==> flow/design.v (excerpt) <==
module SystolicCore(
	input clk,
	input rst,
	input start,
	input mode_conv_mm,
	input isac,
	input isrelu,
	input isbn,
	input [22:0] dfsm_config,
	input all_data_rdy,
	input pe_config_1_1,
	input pe_config_1_2,
	input pe_config_1_3,
	input pe_config_2_1,
	input pe_config_2_2,
	input pe_config_2_3,
	input [7:0] data_horz_1_1,
	input [7:0] data_horz_1_2,
	input [7:0] data_horz_1_3,
	input [7:0] data_horz_2_1,
	input [7:0] data_horz_2_2,
	input [7:0] data_horz_2_3,
	input [7:0] data_obli_1,
	input [7:0] data_obli_2,
	input [7:0] data_obli_3,
	input [7:0] data_obli_4,
	input [7:0] data_obli_5,
	input [7:0] data_obli_6,
	input [15:0] data_bn_1,
	input [15:0] data_bn_2,
	input data_bn_en,
	output data_preread,
	output [7:0] dout_1_1,
	output [7:0] dout_1_2,
	output [7:0] dout_1_3,
	output [7:0] dout_1_4,
	output [7:0] dout_2_1,
	output [7:0] dout_2_2,
	output [7:0] dout_2_3,
	output [7:0] dout_2_4,
	output dout_en_1_1,
	output dout_en_1_2,
	output dout_en_1_3,
	output dout_en_1_4,
	output dout_en_2_1,
	output dout_en_2_2,
	output dout_en_2_3,
	output dout_en_2_4
);
Settings: LEC_CHECK=0, ABC_AREA=1, CAP_MARGIN=20, CELL_PAD_IN_SITES_GLOBAL_PLACEMENT=0, CORE_MARGIN=2, CORE_UTILIZATION=60, CTS_CLUSTER_SIZE=18, SLEW_MARGIN=20, TNS_END_PERCENT=85; clock period 3.72 ns.
run.sh (not shown) runs the stock make flow with config.mk's settings and CLKGATE_MAP_FILE=.
The first run ran to the end with violations: negative setup slack.
Edit:
--- a/flow/config.mk
+++ b/flow/config.mk
@@ -8 +7,0 @@
-export ABC_AREA = 1
@@ -10 +8,0 @@
-export CELL_PAD_IN_SITES_GLOBAL_PLACEMENT = 0
@@ -12,2 +10,2 @@
-export CORE_UTILIZATION = 60
-export CTS_CLUSTER_SIZE = 18
+export CORE_UTILIZATION = 45
+export PLACE_DENSITY = 0.6
@@ -15 +12,0 @@
-export TNS_END_PERCENT = 85
==> flow/constraint.sdc (replaced) <==
create_clock -name core_clock -period 11.8 [get_ports {clk}]
set_input_delay 2.3600 -clock core_clock [delete_from_list [all_inputs] [get_ports {clk}]]
set_output_delay 2.3600 -clock core_clock [all_outputs]
set_load 0.01 [all_outputs]
=> With this change the flow finished with timing, DRC and antenna clean. Critical path depth falls by 17. Clock power is lower by about 70%. Core utilization fell by 23 points. Die area came out higher by 23%. Non-clock buffer count decreases by 1045. Via count is lower by 22%.
Edit:
--- a/flow/config.mk
+++ b/flow/config.mk
@@ -7,0 +8 @@
+export ABC_AREA = 1
@@ -10,2 +11,2 @@
-export CORE_UTILIZATION = 45
-export PLACE_DENSITY = 0.6
+export CORE_UTILIZATION = 72
+export PLACE_DENSITY = 0.78
==> flow/constraint.sdc (replaced) <==
create_clock -name core_clock -period 6.67 [get_ports {clk}]
set_input_delay 1.3340 -clock core_clock [delete_from_list [all_inputs] [get_ports {clk}]]
set_output_delay 1.3340 -clock core_clock [all_outputs]
set_load 0.01 [all_outputs]
What happened:
- The new run produced a layout that fails on negative setup slack
- final area goes up by about a fifth
- area after synthesis goes up by a little under a tenth
- register-to-register slack gets worse by 5400 ps
- power goes up by well over a third
- worst setup slack gets worse by 2000 ps
- combinational power goes up to 2.7 times its value
- utilization goes up by 35 points
Edit:
--- a/flow/config.mk
+++ b/flow/config.mk
@@ -8 +7,0 @@
-export ABC_AREA = 1
@@ -11,2 +10 @@
-export CORE_UTILIZATION = 72
-export PLACE_DENSITY = 0.78
+export CORE_UTILIZATION = 65
==> flow/constraint.sdc (replaced) <==
create_clock -name core_clock -period 6.14 [get_ports {clk}]
set_input_delay 1.2280 -clock core_clock [delete_from_list [all_inputs] [get_ports {clk}]]
set_output_delay 1.2280 -clock core_clock [all_outputs]
set_load 0.01 [all_outputs]
Outcome: The changed run completed, yet does not pass: negative setup slack; count of clock-buffer cells in the layout rises by 15; sequential power climbs by 8.0%; hold slack stays flat; global-route usage went down by 6.8 points; wire length falls by 17%; total power grows by 7.2%; utilization decreases by 9.9 points; worst setup slack degrades by 660 ps; via count falls by 22%; design area decreases by 9.1%.

* * *

SystolicCore again, from the RTL that the note above started with.
==> flow/config.mk <==
export PLATFORM = sky130hd
export DESIGN_NAME = SystolicCore
export DESIGN_NICKNAME = SystolicCore
export VERILOG_FILES = /design/flow/design.v
export SDC_FILE = /design/flow/constraint.sdc
export NUM_CORES = 4
export LEC_CHECK = 0
export CAP_MARGIN = 30
export CORE_MARGIN = 2
export CORE_UTILIZATION = 26
export GPL_ROUTABILITY_DRIVEN = 1
export HOLD_SLACK_MARGIN = 0.29
export MAX_ROUTING_LAYER = met4
export PLACE_DENSITY_LB_ADDON = 0.02
export SETUP_SLACK_MARGIN = 2.07
export SLEW_MARGIN = 20
==> flow/constraint.sdc <==
create_clock -name core_clock -period 12.9 [get_ports {clk}]
set_input_delay 2.5800 -clock core_clock [delete_from_list [all_inputs] [get_ports {clk}]]
set_output_delay 2.5800 -clock core_clock [all_outputs]
set_load 0.01 [all_outputs]
Next try:
==> flow/config.mk (replaced) <==
export PLATFORM = sky130hd
export DESIGN_NAME = SystolicCore
export DESIGN_NICKNAME = SystolicCore
export VERILOG_FILES = /design/flow/design.v
export SDC_FILE = /design/flow/constraint.sdc
export NUM_CORES = 4
export LEC_CHECK = 0
export CAP_MARGIN = 20
export CORE_MARGIN = 2
export CORE_UTILIZATION = 70
export PLACE_DENSITY = 0.6
export SLEW_MARGIN = 20
==> flow/constraint.sdc (replaced) <==
create_clock -name core_clock -period 9.83 [get_ports {clk}]
set_input_delay 1.9660 -clock core_clock [delete_from_list [all_inputs] [get_ports {clk}]]
set_output_delay 1.9660 -clock core_clock [all_outputs]
set_load 0.01 [all_outputs]
Result: The changed run completed, yet does not pass: negative setup slack; non-clock buffer count goes up by 158; synthesized area does not change; die area shrinks by 63%.
Next try:
--- a/flow/config.mk
+++ b/flow/config.mk
@@ -9,4 +9,4 @@
 export CORE_MARGIN = 2
-export CORE_UTILIZATION = 70
-export PLACE_DENSITY = 0.6
+export CORE_UTILIZATION = 72
+export PLACE_DENSITY = 0.64
 export SLEW_MARGIN = 20
==> flow/constraint.sdc (replaced) <==
create_clock -name core_clock -period 7.93 [get_ports {clk}]
set_input_delay 1.5860 -clock core_clock [delete_from_list [all_inputs] [get_ports {clk}]]
set_output_delay 1.5860 -clock core_clock [all_outputs]
set_load 0.01 [all_outputs]
The new run ran to the end with violations: negative setup slack.
Total power rises by about 26%.
Sequential cell count stays the same.
Synthesized cell count is unchanged.
Core utilization went up by 3.8 points.
Next try:
--- a/flow/config.mk
+++ b/flow/config.mk
@@ -7,6 +7,7 @@
 export LEC_CHECK = 0
+export ABC_AREA = 1
 export CAP_MARGIN = 20
 export CORE_MARGIN = 2
-export CORE_UTILIZATION = 72
-export PLACE_DENSITY = 0.64
+export CORE_UTILIZATION = 64
+export PLACE_DENSITY = 0.37
 export SLEW_MARGIN = 20
==> flow/constraint.sdc (replaced) <==
create_clock -name core_clock -period 9.48 [get_ports {clk}]
set_input_delay 1.8960 -clock core_clock [delete_from_list [all_inputs] [get_ports {clk}]]
set_output_delay 1.8960 -clock core_clock [all_outputs]
set_load 0.01 [all_outputs]
Effect: The changed run passed the timing, DRC and antenna checks; wire length went up by 9.2%; cell area is higher by about 7%; die area is higher by 21%; clock-buffer cell count shrinks by 2; critical path depth went up by 4; worst hold slack gets worse by 0.0047 ns; total power decreases by about 17%; via count went up by 17%; combinational power rises by about 2%; flip-flop count does not change; global-route usage goes down by 4.2 points.

* * *

SystolicCore again, from the RTL that the note above started with.
clock: 3.68 ns
lec_check: 0
abc_area: 1
cap_margin: 20
core_margin: 2
core_utilization: 72
cts_cluster_diameter: 364
cts_cluster_size: 14
place_density_lb_addon: 0.1
setup_slack_margin: 1.04
slew_margin: 20
The first run ran to the end with violations: negative setup slack.
Edit:
Settings changed: CTS_CLUSTER_DIAMETER 364 to not set, CTS_CLUSTER_SIZE 14 to 50, PLACE_DENSITY set to 0.78, PLACE_DENSITY_LB_ADDON 0.1 to not set, SETUP_SLACK_MARGIN 1.04 to 0.2.
Clock period 3.68 ns to 6.97 ns, I/O delays scaled along.
The new run finished with negative setup slack left.
First-iteration DRC count went down by about 17%.
Total power drops by 39%.
Clock power goes down by 25%.
Global-route usage drops by 1.6 points.
Via count falls by about 4.3%.
Worst setup slack improved by 1.5 ns.
Clock skew came out lower by 0.029 ns.
Count of clock-buffer cells in the layout climbs by 81.
Combinational power decreases by about 56%.
Register-to-register slack improves by 3.0 ns.
Edit:
Settings changed: CORE_UTILIZATION 72 to 70, CTS_CLUSTER_SIZE 50 to not set, PLACE_DENSITY 0.78 to 0.67, SETUP_SLACK_MARGIN 0.2 to not set.
Clock period 6.97 ns to 6.57 ns, I/O delays scaled along.
The new run completed and failed the layout checks on negative setup slack; setup slack is better by 0.75 ns; final cell count came out lower by about 1%; clock-buffer cell count came out higher by 5; power came out higher by about 6%.
Edit:
Settings changed: ABC_AREA 1 to not set, CORE_UTILIZATION 70 to 45, PLACE_DENSITY 0.67 to 0.6.
Clock period 6.57 ns to 12.0 ns, I/O delays scaled along.
Result: Now the flow passed the timing, DRC and antenna checks; hold slack hardly moves; design area shrinks by 12%; power went down by about 45%.

* * *

run 1:
Starting RTL as in the previous note.
// SystolicCore
module SystolicCore(
	input clk,
	input rst,
	input start,
	input mode_conv_mm,
	input isac,
	input isrelu,
	input isbn,
	input [22:0] dfsm_config,
	input all_data_rdy,
	input pe_config_1_1,
	input pe_config_1_2,
	input pe_config_1_3,
	input pe_config_2_1,
	input pe_config_2_2,
	input pe_config_2_3,
	input [7:0] data_horz_1_1,
	input [7:0] data_horz_1_2,
	input [7:0] data_horz_1_3,
	input [7:0] data_horz_2_1,
	input [7:0] data_horz_2_2,
	input [7:0] data_horz_2_3,
	input [7:0] data_obli_1,
	input [7:0] data_obli_2,
	input [7:0] data_obli_3,
	input [7:0] data_obli_4,
	input [7:0] data_obli_5,
	input [7:0] data_obli_6,
	input [15:0] data_bn_1,
	input [15:0] data_bn_2,
	input data_bn_en,
	output data_preread,
	output [7:0] dout_1_1,
	output [7:0] dout_1_2,
	output [7:0] dout_1_3,
	output [7:0] dout_1_4,
	output [7:0] dout_2_1,
	output [7:0] dout_2_2,
	output [7:0] dout_2_3,
	output [7:0] dout_2_4,
	output dout_en_1_1,
	output dout_en_1_2,
	output dout_en_1_3,
	output dout_en_1_4,
	output dout_en_2_1,
	output dout_en_2_2,
	output dout_en_2_3,
	output dout_en_2_4
);
clock: 12.0 ns
lec_check: 0
cap_margin: 0
core_margin: 2
core_utilization: 15
cts_cluster_diameter: 25
gpl_routability_driven: 0
min_routing_layer: met1
place_density_lb_addon: 0.23
slew_margin: 10
tns_end_percent: 95
Changes in run 2 relative to run 1:
==> flow/config.mk <==
export PLATFORM = sky130hd
export DESIGN_NAME = SystolicCore
export DESIGN_NICKNAME = SystolicCore
export VERILOG_FILES = /design/flow/design.v
export SDC_FILE = /design/flow/constraint.sdc
export NUM_CORES = 4
export LEC_CHECK = 0
export CAP_MARGIN = 20
export CORE_MARGIN = 2
export CORE_UTILIZATION = 45
export PLACE_DENSITY = 0.6
export SLEW_MARGIN = 20
==> flow/constraint.sdc <==
create_clock -name core_clock -period 8.08 [get_ports {clk}]
set_input_delay 1.6160 -clock core_clock [delete_from_list [all_inputs] [get_ports {clk}]]
set_output_delay 1.6160 -clock core_clock [all_outputs]
set_load 0.01 [all_outputs]
==> comparison <==
Of run 1 and run 2, only run 1 finishes the flow clean.
Run 1 and run 2 ended up with nearly the same slew at the pin closest to its max-slew limit.
The run with more setup slack is run 1; run 2 has less.
Run 2 against run 1: number of setup violations in the final report went up 64, via count went up 975.
Here is what was changed in the inputs of run 3 compared with run 2.
diff --git a/flow/config.mk b/flow/config.mk
--- a/flow/config.mk
+++ b/flow/config.mk
@@ -10 +10 @@
-export CORE_UTILIZATION = 45
+export CORE_UTILIZATION = 33
==> flow/constraint.sdc <==
create_clock -name core_clock -period 11.8 [get_ports {clk}]
set_input_delay 2.3600 -clock core_clock [delete_from_list [all_inputs] [get_ports {clk}]]
set_output_delay 2.3600 -clock core_clock [all_outputs]
set_load 0.01 [all_outputs]
Results
Final cell area excluding filler cells (higher): run 2
Detail-routed via count per cell (run 2 / run 3): 1.08
Compared with run 2, first-iteration DRC count in run 3 increased by a little under 10%.
Between run 2 and run 3, the required time of the critical path is lower for run 2.
Of the two candidates, run 2 has the better smallest hold slack and run 3 the worse one.
Run 3 finished every stage and its layout cleared the timing, DRC and antenna checks.
~same clock network area share in run 2 and run 3

* * *

run C:
Starting RTL as in the previous note.
Settings: LEC_CHECK=0, ABC_AREA=0, CAP_MARGIN=10, CELL_PAD_IN_SITES_GLOBAL_PLACEMENT=2, CORE_MARGIN=2, CORE_UTILIZATION=17, CTS_CLUSTER_SIZE=24, GPL_TIMING_DRIVEN=0, PLACE_DENSITY_LB_ADDON=0.26, SLEW_MARGIN=20, TNS_END_PERCENT=35; clock period 15.5 ns.
Modified inputs, run E compared to run C
Settings: SETUP_SLACK_MARGIN: unset -> 1.94; GPL_TIMING_DRIVEN: 0 -> unset; PLACE_DENSITY_LB_ADDON: 0.26 -> unset; CORE_UTILIZATION: 17 -> 72; TNS_END_PERCENT: 35 -> unset; CAP_MARGIN: 10 -> 20; CELL_PAD_IN_SITES_GLOBAL_PLACEMENT: 2 -> unset; CTS_CLUSTER_SIZE: 24 -> unset; PLACE_DENSITY: unset -> 0.78; the clock period (ns, I/O delays scaled along): 15.5 -> 6.67.
Layout checks on run E: not met. Flow itself completed; violations: setup timing. Looking at routed length on met1, run E sits 49% lower than run C does. Run E vs. run C: clock share of power went down by 4.8 points. Run E vs. run C: post-detailed-placement cell area went down by 4.6%. Compared to run C, the router laid down less metal wire for run E. Compared with run C, the router placed more vias in run E. Number of antenna diodes delta for run E relative to run C: 18 lower. Going from run C to run E, relative contribution of combinational cells to total power down 1.0 points, number of cells on the worst reg-to-reg path lost 1. Number of clock buffers inserted by TritonCTS: higher on run C. Side by side, area growth from synthesis to layout turned out lower in run E than in run C. Maximum VDD drop was higher in run E than in run C.

* * *

Starting RTL as in the previous note.
make LEC_CHECK=0 ABC_AREA=1 CAP_MARGIN=20 CORE_MARGIN=2 CORE_UTILIZATION=64 CTS_CLUSTER_SIZE=97 PLACE_DENSITY=0.37 SLEW_MARGIN=20 TNS_END_PERCENT=10 finish   # period 5.59 ns
The first run finished but failed the layout checks on negative setup slack.
Next try:
- CORE_UTILIZATION: 64 -> 72
- CTS_CLUSTER_SIZE: 97 -> 77
- PLACE_DENSITY: 0.37 -> 0.64
- TNS_END_PERCENT: 10 -> not set
- clock period: 5.59 -> 6.66 ns (I/O delays scaled with it)
Result: The new run completed and failed the layout checks on negative setup slack; core utilization came out higher by 9.5 points; worst setup slack is better by 0.46 ns; global-route usage went up by 6.4 points; register-to-register slack gets better by 0.51 ns; sequential power decreases by about 20%; via count rises by 4.9%; total power drops by about 17%; final area drops by about 0.6%; synthesized area is unchanged; count of clock-buffer cells in the layout fell by 7.
Next try:
- CTS_CLUSTER_SIZE: 77 -> 72
- PLACE_DENSITY: 0.64 -> 0.67
- SETUP_SLACK_MARGIN: not set -> -0.22
- clock period: 6.66 -> 6.57 ns (I/O delays scaled with it)
- The changed run completed, yet does not pass: negative setup slack
- final area is about the same
- first-iteration DRC count falls by 1.3%
- critical path depth rises by 10
- area after synthesis is unchanged
- total power increases by 1.1%
- utilization increases by 0.19 points
- global-route usage goes up by 0.17 points
- hold slack hardly moves
- final cell count is higher by 0.36%
- clock power climbs by about 0.9%
- routed wire length went up by 1.4%
Next try:
- CELL_PAD_IN_SITES_GLOBAL_PLACEMENT: not set -> 0
- CTS_CLUSTER_SIZE: 72 -> 93
- HOLD_SLACK_MARGIN: not set -> 0.29
- PLACE_DENSITY: 0.67 -> not set
- PLACE_DENSITY_LB_ADDON: not set -> 0.24
- SETUP_SLACK_MARGIN: -0.22 -> -0.26
- TNS_END_PERCENT: not set -> 85
The new run completed and failed the layout checks on negative setup slack.
Non-clock buffer count drops by 147.
Power drops slightly.
Final cell count drops slightly.
Synthesized cell count does not change.
Worst hold slack hardly moves.
Die area is unchanged.
Sequential power is about the same.
Via count drops slightly.
Global-route usage climbs by 0.30 points.
Clock-buffer cell count drops by 8.
Flip-flop count is unchanged.
Next try:
- CORE_UTILIZATION: 72 -> 71
- CTS_CLUSTER_SIZE: 93 -> 77
- HOLD_SLACK_MARGIN: 0.29 -> not set
- PLACE_DENSITY_LB_ADDON: 0.24 -> not set
- SETUP_SLACK_MARGIN: -0.26 -> not set
- clock period: 6.57 -> 2.3 ns (I/O delays scaled with it)
- This time the run ended with an error in global routing (5_1_grt) on GRT-0232
- synthesized cell count is unchanged
- die size went up by about 1.4%
- synthesized area is unchanged
No activity file was given, so power comes from the tool's default toggle rates.
